==> v26 <==
==> flow/design.v (excerpt) <==
module MODULE_STATIC_PROCESS (
    input clk,
    input rst,
    input [3:0] state_info,
    input [11:0] read_from_aux,
    input [11:0] read_from_ram,
    output reg [11:0] write2aux,
    output reg [11:0] write2ram,
    output reg [9:0] write2aux_addr,
    output reg [9:0] read_from_aux_addr,
    output reg [18:0] write2ram_addr,
    output reg[18:0] read_from_ram_addr,
    output reg ena_write_ram,
    output done
);
reg [18:0] cnt;
reg done_;
assign done=done_;
reg [4:0] cnt_buffer;
reg [11:0] color_buffer;
reg [11:0] buffer;
reg [11:0] color_reduced;
reg [15:0] color_cnt_1;
reg [15:0] color_cnt_2;
reg [15:0] color_cnt_3;
reg [15:0] color_cnt_4;
reg [15:0] color_cnt_5;
reg [15:0] color_cnt_6;
reg [15:0] color_cnt_7;
reg [15:0] color_cnt_8;
reg [15:0] color_cnt_9;
reg [15:0] color_cnt_10;
reg [15:0] color_cnt_11;
reg [15:0] color_cnt_12;
reg [15:0] color_cnt_13;
reg [15:0] color_cnt_14;
reg [15:0] color_cnt_15;
reg [15:0] color_cnt_16;
reg is_read_done;
always @(posedge clk) 
begin
    if(!rst)
    begin
      cnt=0;
      done_=0;
      cnt_buffer=0;
      color_buffer=0;
      buffer=0;
      color_reduced=0;
      color_cnt_1=0;
      color_cnt_2=0;
      color_cnt_3=0;
      color_cnt_4=0;
      color_cnt_5=0;
      color_cnt_6=0;
      color_cnt_7=0;
      color_cnt_8=0;
      color_cnt_9=0;
      color_cnt_10=0;
      color_cnt_11=0;
      color_cnt_12=0;
      color_cnt_13=0;
      color_cnt_14=0;
      color_cnt_15=0;
      color_cnt_16=0;
      is_read_done=0;
      write2aux=0;
      write2ram=0;
      write2aux_addr=0;
      read_from_aux_addr=0;
      write2ram_addr=0;
      read_from_ram_addr=0;
      ena_write_ram=0;
    end
    else if(done_==0&&(state_info==4'b1000||state_info==4'b1001))
    begin
      if(cnt_buffer==4'b0000)
      begin
        if(state_info==4'b1000)
          color_buffer=(read_from_ram[11:8]*8'd30+read_from_ram[7:4]*8'd59+read_from_ram[3:0]*8'd11)*9/8'd100;
        else if(state_info==4'b1001)
          color_buffer=(read_from_ram[11:8]*8'd30+read_from_ram[7:4]*8'd59+read_from_ram[3:0]*8'd11)*8/8'd100;
  ...
Settings: LEC_CHECK=0, CAP_MARGIN=20, CORE_MARGIN=2, CORE_UTILIZATION=40, PLACE_DENSITY=0.6, SLEW_MARGIN=20; clock period 28.4 ns.
run.sh (not shown) runs the stock make flow with config.mk's settings and CLKGATE_MAP_FILE=.
==> v17: changes against v26 <==
ABC_AREA = 1   (was not set)
CORE_UTILIZATION = 72   (was 40)
CTS_CLUSTER_DIAMETER = 207   (was not set)
CTS_CLUSTER_SIZE = 100   (was not set)
SETUP_SLACK_MARGIN = 1.0   (was not set)
TNS_END_PERCENT = 5   (was not set)
==> flow/constraint.sdc (replaced) <==
create_clock -name core_clock -period 16.1 [get_ports {clk}]
set_input_delay 3.2200 -clock core_clock [delete_from_list [all_inputs] [get_ports {clk}]]
set_output_delay 3.2200 -clock core_clock [all_outputs]
set_load 0.01 [all_outputs]
==> impl_metrics.toml <==
# generated from flow reports
[global_routing]
grt_pass1_vias = 36651

[sta]
finalHoldWorstSlack_ns = 0.453

[run_status]
status = "timing/DRC/antenna clean"

[setup_path]
crit_type = "input port to flip-flop"
required_ns = 28.96

[synthesis]
yosys_area_um2 = 36600
The numbers above come from v26.

==> impl_metrics.toml <==
# physical design summary
[run_status]
status = "aborted with a tool error"
haltStage = "5_1_grt"
tool.error = "[ERROR GRT-0232] Routing congestion too high. Check the congestion heatmap in the GUI."

[synthesis]
yosys_area_um2 = 35700
syn_avg_cell_area_um2 = 6.17
The numbers above come from v17.


==> job 6036 <==
MODULE_STATIC_PROCESS again, from the RTL that the note above started with.
==> flow/config.mk <==
export PLATFORM = sky130hd
export DESIGN_NAME = MODULE_STATIC_PROCESS
export DESIGN_NICKNAME = MODULE_STATIC_PROCESS
export VERILOG_FILES = /design/flow/design.v
export SDC_FILE = /design/flow/constraint.sdc
export NUM_CORES = 4
export LEC_CHECK = 0
export ABC_AREA = 1
export CAP_MARGIN = 20
export CORE_MARGIN = 2
export CORE_UTILIZATION = 72
export CTS_CLUSTER_DIAMETER = 178
export CTS_CLUSTER_SIZE = 98
export PLACE_DENSITY = 0.6
export SLEW_MARGIN = 20
export TNS_END_PERCENT = 5
==> flow/constraint.sdc <==
create_clock -name core_clock -period 15.2 [get_ports {clk}]
set_input_delay 3.0400 -clock core_clock [delete_from_list [all_inputs] [get_ports {clk}]]
set_output_delay 3.0400 -clock core_clock [all_outputs]
set_load 0.01 [all_outputs]
==> inputs of job 7667, as changes to job 6036 <==
- CTS_CLUSTER_DIAMETER: 178 -> default
- CTS_CLUSTER_SIZE: 98 -> default
- TNS_END_PERCENT: 5 -> default
==> flow/constraint.sdc (replaced) <==
create_clock -name core_clock -period 41.1 [get_ports {clk}]
set_input_delay 8.2200 -clock core_clock [delete_from_list [all_inputs] [get_ports {clk}]]
set_output_delay 8.2200 -clock core_clock [all_outputs]
set_load 0.01 [all_outputs]
==> impl_metrics.ini <==
; flow metrics
[run_status]
status = stopped before the end
stop_stage = global routing
error = [ERROR GRT-0116] Global routing finished with congestion. Check the congestion regions in the DRC Viewer.

[global_route]
met1_usage_pct = 69.34
grtUsageMet3_pct = 52.35
grtUsageTotal_pct = 67.86

[clock_network]
cts_setup_buffers = 82
numCtsBuffers = 8

[placed_design]
globalplace.congestion = 1.220
place_area_um2 = 41940
(the above is from job 6036)
==> impl_metrics.ini <==
; yosys + openroad results
[run_status]
status = timing/DRC/antenna clean

[clock_network]
cts_setup_buffers = 0
numCtsBuffers = 43

[critical_path]
end_kind = flop

[global_route]
met1_usage_pct = 61.34
grtUsageMet3_pct = 14.00

[synthesis]
yosys_cells = 5792

[placed_design]
place_area_um2 = 37150
globalplace.congestion = 1.088
(the above is from job 7667)

==> run C: inputs <==
Starting RTL as in the previous note.
make LEC_CHECK=0 ABC_AREA=1 CAP_MARGIN=20 CORE_MARGIN=2 CORE_UTILIZATION=71 CTS_CLUSTER_DIAMETER=221 CTS_CLUSTER_SIZE=73 MAX_ROUTING_LAYER=met4 SETUP_SLACK_MARGIN=5.0 SLEW_MARGIN=20 finish   # period 27.9 ns
==> run Y: changes against run C <==
==> flow/config.mk (replaced) <==
export PLATFORM = sky130hd
export DESIGN_NAME = MODULE_STATIC_PROCESS
export DESIGN_NICKNAME = MODULE_STATIC_PROCESS
export VERILOG_FILES = /design/flow/design.v
export SDC_FILE = /design/flow/constraint.sdc
export NUM_CORES = 4
export LEC_CHECK = 0
export CAP_MARGIN = 20
export CORE_MARGIN = 2
export CORE_UTILIZATION = 66
export PLACE_DENSITY = 0.6
export SLEW_MARGIN = 20
==> flow/constraint.sdc (replaced) <==
create_clock -name core_clock -period 23.5 [get_ports {clk}]
set_input_delay 4.7000 -clock core_clock [delete_from_list [all_inputs] [get_ports {clk}]]
set_output_delay 4.7000 -clock core_clock [all_outputs]
set_load 0.01 [all_outputs]
==> run Z: changes against run C <==
--- a/flow/config.mk
+++ b/flow/config.mk
@@ -9,7 +9,7 @@
 export CAP_MARGIN = 20
+export CORE_ASPECT_RATIO = 0.56
 export CORE_MARGIN = 2
-export CORE_UTILIZATION = 71
-export CTS_CLUSTER_DIAMETER = 221
-export CTS_CLUSTER_SIZE = 73
-export MAX_ROUTING_LAYER = met4
+export CORE_UTILIZATION = 37
+export GPL_ROUTABILITY_DRIVEN = 0
+export PLACE_DENSITY_LB_ADDON = 0.06
 export SETUP_SLACK_MARGIN = 5.0
==> flow/constraint.sdc (replaced) <==
create_clock -name core_clock -period 33.4 [get_ports {clk}]
set_input_delay 6.6800 -clock core_clock [delete_from_list [all_inputs] [get_ports {clk}]]
set_output_delay 6.6800 -clock core_clock [all_outputs]
set_load 0.01 [all_outputs]
==> flow_metrics.tcl <==
# metrics dict for downstream scripts
set metrics [dict create \
    logic_family "simple AND/OR/NAND/NOR gates" \
    synth_cells 5792 \
    synthAdderAreaFrac_pct 7.15 \
    htreeDepth 2 \
    simple_gate_share_pct 33.1 \
    outcome "timing/DRC/antenna clean" \
    rows 85 \
]
[end of results for run Z]
==> flow_metrics.tcl <==
# implementation run metrics
set metrics [dict create \
    outcome "did not finish" \
    lastStage "global routing" \
    numCtsBuffers 9 \
    simple_gate_share_pct 33.1 \
    synth_cells 5792 \
    synth.cellmix.xorXnorShare_pct 4.14 \
    post-dp-hpwl_mm 95.5 \
    htreeDepth 1 \
    cts_hold_buf 0 \
    rows 82 \
]
[end of results for run C]
==> flow_metrics.tcl <==
# metrics dict for downstream scripts
set metrics [dict create \
    outcome "finished with violations" \
    violatedChecks "negative setup slack" \
    layout_setup_ws_ps -3620 \
    htreeDepth 2 \
    logic_family "AND-OR/OR-AND gates" \
    setup_viol 24 \
    synthAdderAreaFrac_pct 7.23 \
    rows 86 \
    simple_gate_share_pct 26.3 \
]
[end of results for run Y]
